==> inputs of build 5 <==
## Benes_8p
module Benes_8p (input wire [2:0] mp0, mp1, mp2, mp3, mp4, mp5, mp6, mp7,
    input clk,
    output reg [19:0] state
);
Settings: LEC_CHECK=0, ABC_AREA=1, CAP_MARGIN=20, CORE_MARGIN=2, CORE_UTILIZATION=71, CTS_CLUSTER_DIAMETER=27, CTS_CLUSTER_SIZE=34, MAX_ROUTING_LAYER=met4, PLACE_DENSITY_LB_ADDON=0.25, SETUP_SLACK_MARGIN=0.48, SLEW_MARGIN=20; clock period 1.89 ns.
run.sh (not shown) runs the stock make flow with config.mk's settings and CLKGATE_MAP_FILE=.
==> build 42 (differences from build 5) <==
==> flow/config.mk (replaced) <==
export PLATFORM = sky130hd
export DESIGN_NAME = Benes_8p
export DESIGN_NICKNAME = Benes_8p
export VERILOG_FILES = /design/flow/design.v
export SDC_FILE = /design/flow/constraint.sdc
export NUM_CORES = 4
export LEC_CHECK = 0
export CAP_MARGIN = 20
export CORE_MARGIN = 2
export CORE_UTILIZATION = 40
export SLEW_MARGIN = 20
==> flow/constraint.sdc (replaced) <==
create_clock -name core_clock -period 2.5 [get_ports {clk}]
set_input_delay 0.5000 -clock core_clock [delete_from_list [all_inputs] [get_ports {clk}]]
set_output_delay 0.5000 -clock core_clock [all_outputs]
set_load 0.01 [all_outputs]
==> flow_metrics.env <==
# flow metrics
export IMPL_ys_cells=1127
export IMPL_design_core_area_um2=27000
export IMPL_mux_share_pct=8.65
export IMPL_run_status="no timing/DRC/antenna violations"
export IMPL_ys_sh_xor_pct=0.874
export IMPL_placement_setup_worst_slack_ps=297
export IMPL_postSynthNetCount=1163
export IMPL_fp_util_pct=40.8
export IMPL_grtUsageMet3_pct=2.56
export IMPL_grt_ovf=0
export IMPL_post_synth_ao_oa_area_fraction_pct=15.7
export IMPL_chip_area_um2=28900
[end of results for build 42]
==> flow_metrics.env <==
# flow metrics
export IMPL_fp_util_pct=72.8
export IMPL_tool_error_message="[ERROR GRT-0116] Global routing finished with congestion. Check the congestion regions in the DRC Viewer."
export IMPL_placement_setup_worst_slack_ps=-25.2
export IMPL_post_synth_ao_oa_area_fraction_pct=11.1
export IMPL_run_status="stopped before the end"
export IMPL_mux_share_pct=0
export IMPL_design_core_area_um2=14500
export IMPL_grt_ovf=16
export IMPL_ys_sh_xor_pct=0.579
export IMPL_flow_stopped_at="5_1_grt"
export IMPL_ys_cells=1337
[end of results for build 5]

---

==> job 4661: inputs <==
Benes_8p again, from the RTL that the note above started with.
// Benes_8p
module Benes_8p (input wire [2:0] mp0, mp1, mp2, mp3, mp4, mp5, mp6, mp7,
    input clk,
    output reg [19:0] state
);
Settings: LEC_CHECK=0, ABC_AREA=1, CAP_MARGIN=20, CORE_ASPECT_RATIO=1.39, CORE_MARGIN=2, CORE_UTILIZATION=72, CTS_CLUSTER_DIAMETER=164, CTS_CLUSTER_SIZE=46, MAX_ROUTING_LAYER=met4, PLACE_DENSITY_LB_ADDON=0.19, SETUP_SLACK_MARGIN=0.38, SLEW_MARGIN=20; clock period 1.17 ns.
==> job 5254 (differences from job 4661) <==
- ABC_AREA: 1 -> not set
- CORE_ASPECT_RATIO: 1.39 -> not set
- CORE_UTILIZATION: 72 -> 60
- CTS_CLUSTER_DIAMETER: 164 -> not set
- CTS_CLUSTER_SIZE: 46 -> not set
- MAX_ROUTING_LAYER: met4 -> not set
- PLACE_DENSITY_LB_ADDON: 0.19 -> not set
- SETUP_SLACK_MARGIN: 0.38 -> 0.15
==> flow/constraint.sdc (replaced) <==
create_clock -name core_clock -period 0.727 [get_ports {clk}]
set_input_delay 0.1454 -clock core_clock [delete_from_list [all_inputs] [get_ports {clk}]]
set_output_delay 0.1454 -clock core_clock [all_outputs]
set_load 0.01 [all_outputs]
==> job 8694 (differences from job 4661) <==
- ABC_AREA: 1 -> not set
- CORE_ASPECT_RATIO: 1.39 -> not set
- CORE_UTILIZATION: 72 -> 58
- CTS_CLUSTER_DIAMETER: 164 -> not set
- CTS_CLUSTER_SIZE: 46 -> not set
- MAX_ROUTING_LAYER: met4 -> not set
- PLACE_DENSITY_LB_ADDON: 0.19 -> not set
- SETUP_SLACK_MARGIN: 0.38 -> 0.07
- TNS_END_PERCENT: not set -> 5
==> flow/constraint.sdc (replaced) <==
create_clock -name core_clock -period 1.32 [get_ports {clk}]
set_input_delay 0.2640 -clock core_clock [delete_from_list [all_inputs] [get_ports {clk}]]
set_output_delay 0.2640 -clock core_clock [all_outputs]
set_load 0.01 [all_outputs]
==> summary of the runs <==
Job 8694 finished with negative setup slack left. Job 5254 stopped in global routing (5_1_grt). Job 4661 stopped in clock tree synthesis (4_1_cts). In job 5254 the synthesized area is larger than in job 4661, by about 4%. Between job 8694 and job 4661, the lower synthesized cell count is in job 8694 (gap about 16%, measured against job 4661). Die area: job 5254 is lower than job 8694 (3.2%).

---

==> trial 40: inputs <==
Starting RTL as in the previous note.
Settings: LEC_CHECK=0, CAP_MARGIN=20, CELL_PAD_IN_SITES_DETAIL_PLACEMENT=1, CORE_MARGIN=2, CORE_UTILIZATION=46, CTS_CLUSTER_DIAMETER=50, CTS_CLUSTER_SIZE=15, GPL_ROUTABILITY_DRIVEN=1, GPL_TIMING_DRIVEN=1, MAX_ROUTING_LAYER=met4, PLACE_DENSITY_LB_ADDON=0.23, SLEW_MARGIN=20, TNS_END_PERCENT=60; clock period 3.41 ns.
==> inputs of build 37, as changes to trial 40 <==
==> flow/config.mk (replaced) <==
export PLATFORM = sky130hd
export DESIGN_NAME = Benes_8p
export DESIGN_NICKNAME = Benes_8p
export VERILOG_FILES = /design/flow/design.v
export SDC_FILE = /design/flow/constraint.sdc
export NUM_CORES = 4
export LEC_CHECK = 0
export CAP_MARGIN = 20
export CORE_MARGIN = 2
export CORE_UTILIZATION = 72
export CTS_CLUSTER_DIAMETER = 28
export CTS_CLUSTER_SIZE = 31
export PLACE_DENSITY = 0.37
export SETUP_SLACK_MARGIN = 0.51
export SLEW_MARGIN = 20
==> flow/constraint.sdc (replaced) <==
create_clock -name core_clock -period 2.11 [get_ports {clk}]
set_input_delay 0.4220 -clock core_clock [delete_from_list [all_inputs] [get_ports {clk}]]
set_output_delay 0.4220 -clock core_clock [all_outputs]
set_load 0.01 [all_outputs]
==> inputs of build 13, as changes to trial 40 <==
==> flow/config.mk (replaced) <==
export PLATFORM = sky130hd
export DESIGN_NAME = Benes_8p
export DESIGN_NICKNAME = Benes_8p
export VERILOG_FILES = /design/flow/design.v
export SDC_FILE = /design/flow/constraint.sdc
export NUM_CORES = 4
export LEC_CHECK = 0
export CAP_MARGIN = 20
export CORE_MARGIN = 2
export CORE_UTILIZATION = 40
export SLEW_MARGIN = 20
==> flow/constraint.sdc (replaced) <==
create_clock -name core_clock -period 2.33 [get_ports {clk}]
set_input_delay 0.4660 -clock core_clock [delete_from_list [all_inputs] [get_ports {clk}]]
set_output_delay 0.4660 -clock core_clock [all_outputs]
set_load 0.01 [all_outputs]
==> inputs of build 73, as changes to trial 40 <==
==> flow/config.mk (replaced) <==
export PLATFORM = sky130hd
export DESIGN_NAME = Benes_8p
export DESIGN_NICKNAME = Benes_8p
export VERILOG_FILES = /design/flow/design.v
export SDC_FILE = /design/flow/constraint.sdc
export NUM_CORES = 4
export LEC_CHECK = 0
export ABC_AREA = 0
export CAP_MARGIN = 20
export CORE_MARGIN = 2
export CORE_UTILIZATION = 72
export CTS_CLUSTER_DIAMETER = 378
export CTS_CLUSTER_SIZE = 34
export MAX_ROUTING_LAYER = met4
export PLACE_DENSITY_LB_ADDON = 0.25
export SLEW_MARGIN = 20
==> flow/constraint.sdc (replaced) <==
create_clock -name core_clock -period 1.92 [get_ports {clk}]
set_input_delay 0.3840 -clock core_clock [delete_from_list [all_inputs] [get_ports {clk}]]
set_output_delay 0.3840 -clock core_clock [all_outputs]
set_load 0.01 [all_outputs]
==> results <==
Number of instances in the placed design: trial 40 1425; build 37 1330; build 73 1368; build 13 1462
Share of final layout cell area taken by non-clock buffers: trial 40 0.0345; build 37 -; build 73 0.0831; build 13 0.0430
Number of pins with negative max-slew slack in the final report: trial 40 0; build 37 -; build 73 0; build 13 0
Count of flip-flops and latches: trial 40 279; build 37 -; build 73 279; build 13 279
Count of clock-net buffers in the final layout: trial 40 30; build 37 -; build 73 13; build 13 29
Critical setup path kind: trial 40 flop to flop; build 37 -; build 73 flop to flop; build 13 flop to flop
Logic area: trial 40 5000 um^2; build 37 -; build 73 5180 um^2; build 13 5000 um^2
Routed WL: trial 40 29.1 mm; build 37 -; build 73 30.5 mm; build 13 25.4 mm
Hold EP: trial 40 MP_5[0][0]; build 37 -; build 73 MP_1[0][2]; build 13 MP_3[5][1]
Uppermost signal routing layer after detailed routing: trial 40 met4; build 37 -; build 73 met4; build 13 met4
# setup viols final: trial 40 0; build 37 -; build 73 7; build 13 0
Cell class with the largest area share: trial 40 flip-flops and latches; build 37 -; build 73 flip-flops and latches; build 13 flip-flops and latches
Area of the placeable core: trial 40 23500 um^2; build 37 15100 um^2; build 73 15100 um^2; build 13 27000 um^2
Arrival @ worst endpoint: trial 40 2800 ps; build 37 -; build 73 2380 ps; build 13 2580 ps
Post-detailed-route wirelength per cell: trial 40 19.8 um; build 37 -; build 73 21.9 um; build 13 16.8 um
Worst R2R Setup Slack: trial 40 1000 ps; build 37 -; build 73 -110 ps; build 13 180 ps
Multi-input gates: trial 40 734; build 37 -; build 73 734; build 13 734
Pint: trial 40 6330 uW; build 37 -; build 73 9900 uW; build 13 9350 uW
Maxcap violations: trial 40 0; build 37 -; build 73 0; build 13 0
Height of the die: trial 40 159 um; build 37 128 um; build 73 128 um; build 13 170 um
Number of nets at the end of the flow: trial 40 1171; build 37 -; build 73 1238; build 13 1186
Share of cell area taken by multi-input logic gates: trial 40 0.401; build 37 -; build 73 0.410; build 13 0.396
Source of the worst hold timing path: trial 40 MP_4[0][0]; build 37 -; build 73 mp0[2]; build 13 MP_2[5][1]
Post-layout min period: trial 40 2410 ps; build 37 -; build 73 2030 ps; build 13 2150 ps
Outcome: trial 40 no timing/DRC/antenna violations; build 37 did not finish; build 73 failed layout checks; build 13 no timing/DRC/antenna violations
Last stage reached: trial 40 -; build 37 5_1_grt; build 73 -; build 13 -
Layout check failures: trial 40 -; build 37 -; build 73 setup timing; build 13 -
Clk network pwr share: trial 40 0.323; build 37 -; build 73 0.209; build 13 0.325
DRC violations left: trial 40 0; build 37 -; build 73 0; build 13 0

---

==> run C: inputs <==
Starting RTL as in the previous note.
## Benes_8p
module Benes_8p (input wire [2:0] mp0, mp1, mp2, mp3, mp4, mp5, mp6, mp7,
    input clk,
    output reg [19:0] state
);
clock: 0.727 ns
lec_check: 0
cap_margin: 20
core_aspect_ratio: 1.43
core_margin: 2
core_utilization: 72
cts_cluster_diameter: 392
cts_cluster_size: 96
setup_slack_margin: 0.15
slew_margin: 20
tns_end_percent: 10
==> run M: changes against run C <==
==> flow/config.mk (replaced) <==
export PLATFORM = sky130hd
export DESIGN_NAME = Benes_8p
export DESIGN_NICKNAME = Benes_8p
export VERILOG_FILES = /design/flow/design.v
export SDC_FILE = /design/flow/constraint.sdc
export NUM_CORES = 4
export LEC_CHECK = 0
export CAP_MARGIN = 20
export CORE_MARGIN = 2
export CORE_UTILIZATION = 58
export SLEW_MARGIN = 20
==> flow/constraint.sdc (replaced) <==
create_clock -name core_clock -period 1.32 [get_ports {clk}]
set_input_delay 0.2640 -clock core_clock [delete_from_list [all_inputs] [get_ports {clk}]]
set_output_delay 0.2640 -clock core_clock [all_outputs]
set_load 0.01 [all_outputs]
==> run Y: changes against run C <==
==> flow/config.mk (replaced) <==
export PLATFORM = sky130hd
export DESIGN_NAME = Benes_8p
export DESIGN_NICKNAME = Benes_8p
export VERILOG_FILES = /design/flow/design.v
export SDC_FILE = /design/flow/constraint.sdc
export NUM_CORES = 4
export LEC_CHECK = 0
export CAP_MARGIN = 20
export CORE_MARGIN = 2
export CORE_UTILIZATION = 17
export SLEW_MARGIN = 20
==> flow/constraint.sdc (replaced) <==
create_clock -name core_clock -period 2.33 [get_ports {clk}]
set_input_delay 0.4660 -clock core_clock [delete_from_list [all_inputs] [get_ports {clk}]]
set_output_delay 0.4660 -clock core_clock [all_outputs]
set_load 0.01 [all_outputs]
==> run B: changes against run C <==
==> flow/config.mk (replaced) <==
export PLATFORM = sky130hd
export DESIGN_NAME = Benes_8p
export DESIGN_NICKNAME = Benes_8p
export VERILOG_FILES = /design/flow/design.v
export SDC_FILE = /design/flow/constraint.sdc
export NUM_CORES = 4
export LEC_CHECK = 0
export CAP_MARGIN = 20
export CORE_MARGIN = 2
export CORE_UTILIZATION = 70
export CTS_CLUSTER_SIZE = 33
export HOLD_SLACK_MARGIN = 0.26
export SETUP_SLACK_MARGIN = -0.16
export SLEW_MARGIN = 20
==> flow/constraint.sdc (replaced) <==
create_clock -name core_clock -period 1.72 [get_ports {clk}]
set_input_delay 0.3440 -clock core_clock [delete_from_list [all_inputs] [get_ports {clk}]]
set_output_delay 0.3440 -clock core_clock [all_outputs]
set_load 0.01 [all_outputs]
==> notes <==
Run B ended with an error in 5_1_grt (GRT-0232). Run M produced a layout that fails on negative setup slack. Run Y went through all stages and came out clean. Run C failed in 4_1_cts.
Of run M and run Y, run M has the higher fmax (gap 6.7%, measured against run Y).
Against run Y, the count of clock-buffer cells in the layout of run M is lower by 4.
Of run Y and run M, run M has the higher combinational power (gap about 70%, measured against run M).
In run C the die area is lower than in run B, by 2.6%.
In run Y the final cell count is higher than in run M, by 21%.
Critical path depth: run M is lower than run Y (2).
In flip-flop count, run Y and run M do not differ.
In run M the setup slack is lower than in run Y, by 0.87 ns.
==> figures <==
Number of cells after detailed placement: run Y 1981; run M 1617; run B 1471; run C 1597
Launch instance of the worst register-to-register path: run Y MP_5[0][1]; run M P_NEXT_3[1]; run B -; run C -
Post-Route M1 WL: run Y 12400 um; run M 12600 um; run B -; run C -
Worst hold margin: run Y 0.322 ns; run M 0.00186 ns; run B -; run C -
CP startpoint: run Y MP_5[0][1]; run M P_NEXT_3[1]; run B -; run C -
CP Data Arrival Time: run Y 2.65 ns; run M 2.50 ns; run B -; run C -
Main power-consuming group: run Y sequential cells; run M sequential cells; run B -; run C -
Fp_density: run Y 17.1%; run M 59.0%; run B 72.0%; run C 72.9%
Instance count along the most critical hold path: run Y 0; run M 1; run B -; run C -
Core Util, Final: run Y 20.9%; run M 84.0%; run B -; run C -
Die area: run Y 66900 um2; run M 20100 um2; run B 16800 um2; run C 16300 um2
Post-CTS repair timing setup buffer count: run Y 0; run M 13; run B 8; run C -
Clock Pin Slew Worst Setup and Hold Paths: run Y 0.06 ns; run M 0.06 ns; run B -; run C -
Sequential cells: run Y 279; run M 279; run B -; run C -
Worst setup timing slack at the placement stage: run Y 0.0937 ns; run M -0.602 ns; run B -0.293 ns; run C -1.32 ns
Critical Path Slowest Stage Cell: run Y sky130_fd_sc_hd__or3b_2; run M sky130_fd_sc_hd__mux4_2; run B -; run C -
Run status: run Y no timing/DRC/antenna violations; run M finished with violations; run B stopped before the end; run C stopped before the end
Last stage reached: run Y -; run M -; run B 5_1_grt; run C 4_1_cts
Reasons for failing layout checks: run Y -; run M negative setup slack; run B -; run C -

---

==> run a: inputs <==
Benes_8p again, from the RTL that the note above started with.
==> flow/design.v (excerpt) <==
module Benes_8p (input wire [2:0] mp0, mp1, mp2, mp3, mp4, mp5, mp6, mp7,
    input clk,
    output reg [19:0] state
);
clock: 1.96 ns
lec_check: 0
abc_area: 1
cap_margin: 5
cell_pad_in_sites_detail_placement: 2
cell_pad_in_sites_global_placement: 2
core_margin: 2
core_utilization: 40
cts_cluster_diameter: 105
cts_cluster_size: 12
gpl_timing_driven: 0
place_density_lb_addon: 0.04
slew_margin: 35
==> run b (differences from run a) <==
Settings changed: ABC_AREA 1 to not set, CAP_MARGIN 5 to 20, CELL_PAD_IN_SITES_DETAIL_PLACEMENT 2 to 1, CELL_PAD_IN_SITES_GLOBAL_PLACEMENT 2 to not set, CTS_CLUSTER_DIAMETER 105 to 35, CTS_CLUSTER_SIZE 12 to 77, GPL_ROUTABILITY_DRIVEN set to 1, MAX_ROUTING_LAYER set to met4, PLACE_DENSITY_LB_ADDON 0.04 to not set, SLEW_MARGIN 35 to 20.
==> flow/constraint.sdc (replaced) <==
create_clock -name core_clock -period 1.51 [get_ports {clk}]
set_input_delay 0.3020 -clock core_clock [delete_from_list [all_inputs] [get_ports {clk}]]
set_output_delay 0.3020 -clock core_clock [all_outputs]
set_load 0.01 [all_outputs]
==> run c (differences from run a) <==
Settings changed: ABC_AREA 1 to not set, CAP_MARGIN 5 to 20, CELL_PAD_IN_SITES_DETAIL_PLACEMENT 2 to not set, CELL_PAD_IN_SITES_GLOBAL_PLACEMENT 2 to not set, CORE_UTILIZATION 40 to 70, CTS_CLUSTER_DIAMETER 105 to not set, CTS_CLUSTER_SIZE 12 to 33, GPL_TIMING_DRIVEN 0 to not set, HOLD_SLACK_MARGIN set to 0.29, PLACE_DENSITY_LB_ADDON 0.04 to not set, SETUP_SLACK_MARGIN set to 0.38, SLEW_MARGIN 35 to 20.
==> flow/constraint.sdc (replaced) <==
create_clock -name core_clock -period 1.3 [get_ports {clk}]
set_input_delay 0.2600 -clock core_clock [delete_from_list [all_inputs] [get_ports {clk}]]
set_output_delay 0.2600 -clock core_clock [all_outputs]
set_load 0.01 [all_outputs]
==> qor summary <==
| item | run c | run a | run b |
|---|---|---|---|
| Outcome | aborted with a tool error | no timing/DRC/antenna violations | complete, but fails checks |
| Failing step | clock tree synthesis (4_1_cts) | - | - |
| Reasons for failing layout checks | - | - | setup timing |
| CTS Hold Buffers Added | - | 0 | 0 |
| Clock Latency Late Sink | - | 0.56 ns | 0.55 ns |
| Clock tree from TritonCTS | - | yes | yes |
| Aoi/oai-family share of the synthesized area | 0.157 | 0.111 | 0.157 |
| Final Hold Violating Endpoints | - | 0 | 0 |
| Area of the multi-input gates | - | 4240 um2 | 5810 um2 |
| Launch instance of the worst min-delay path | - | mp0[2] | mp2[1] |
| Area fraction of clock buffers and clock inverters | - | 0.0575 | 0.0925 |
| Maximum number of pins on one net before global-route repair | - | 15 | 18 |
| Setup Total Neg Slack | - | 0 ns | -6.41 ns |
| Final non-filler cell total | - | 1748 | 1643 |
| Effective utilization at floorplan | 0.720 | 0.406 | 0.408 |
| Cell class ranked first by area | - | flip-flops and latches | multi-input combinational cells |
| DIE AREA | 16800 um2 | 27800 um2 | 28900 um2 |
| Tightest slew margin relative to the limit | - | 0.553 | 0.653 |
| Maximum fanout along the worst path | - | 7 | 3 |
| Place WS | -0.763 ns | -0.0616 ns | -0.653 ns |
| Final critical-path required period | - | 1.90 ns | 2.01 ns |
| Max incr delay on CP | - | 0.31 ns | 0.37 ns |
| Initial detailed-routing violation count | - | 450 | 681 |
| Basic-gate share of the synthesized area counting and, or, nand and nor cells | 0.188 | 0.258 | 0.188 |
| Non-Clock Buffer Count | - | 64 | 164 |
| Number of cells on the worst hold path | - | 1 | 1 |
| Most used routing layer | - | met2 | met2 |
Power and IR drop assume default switching activity.
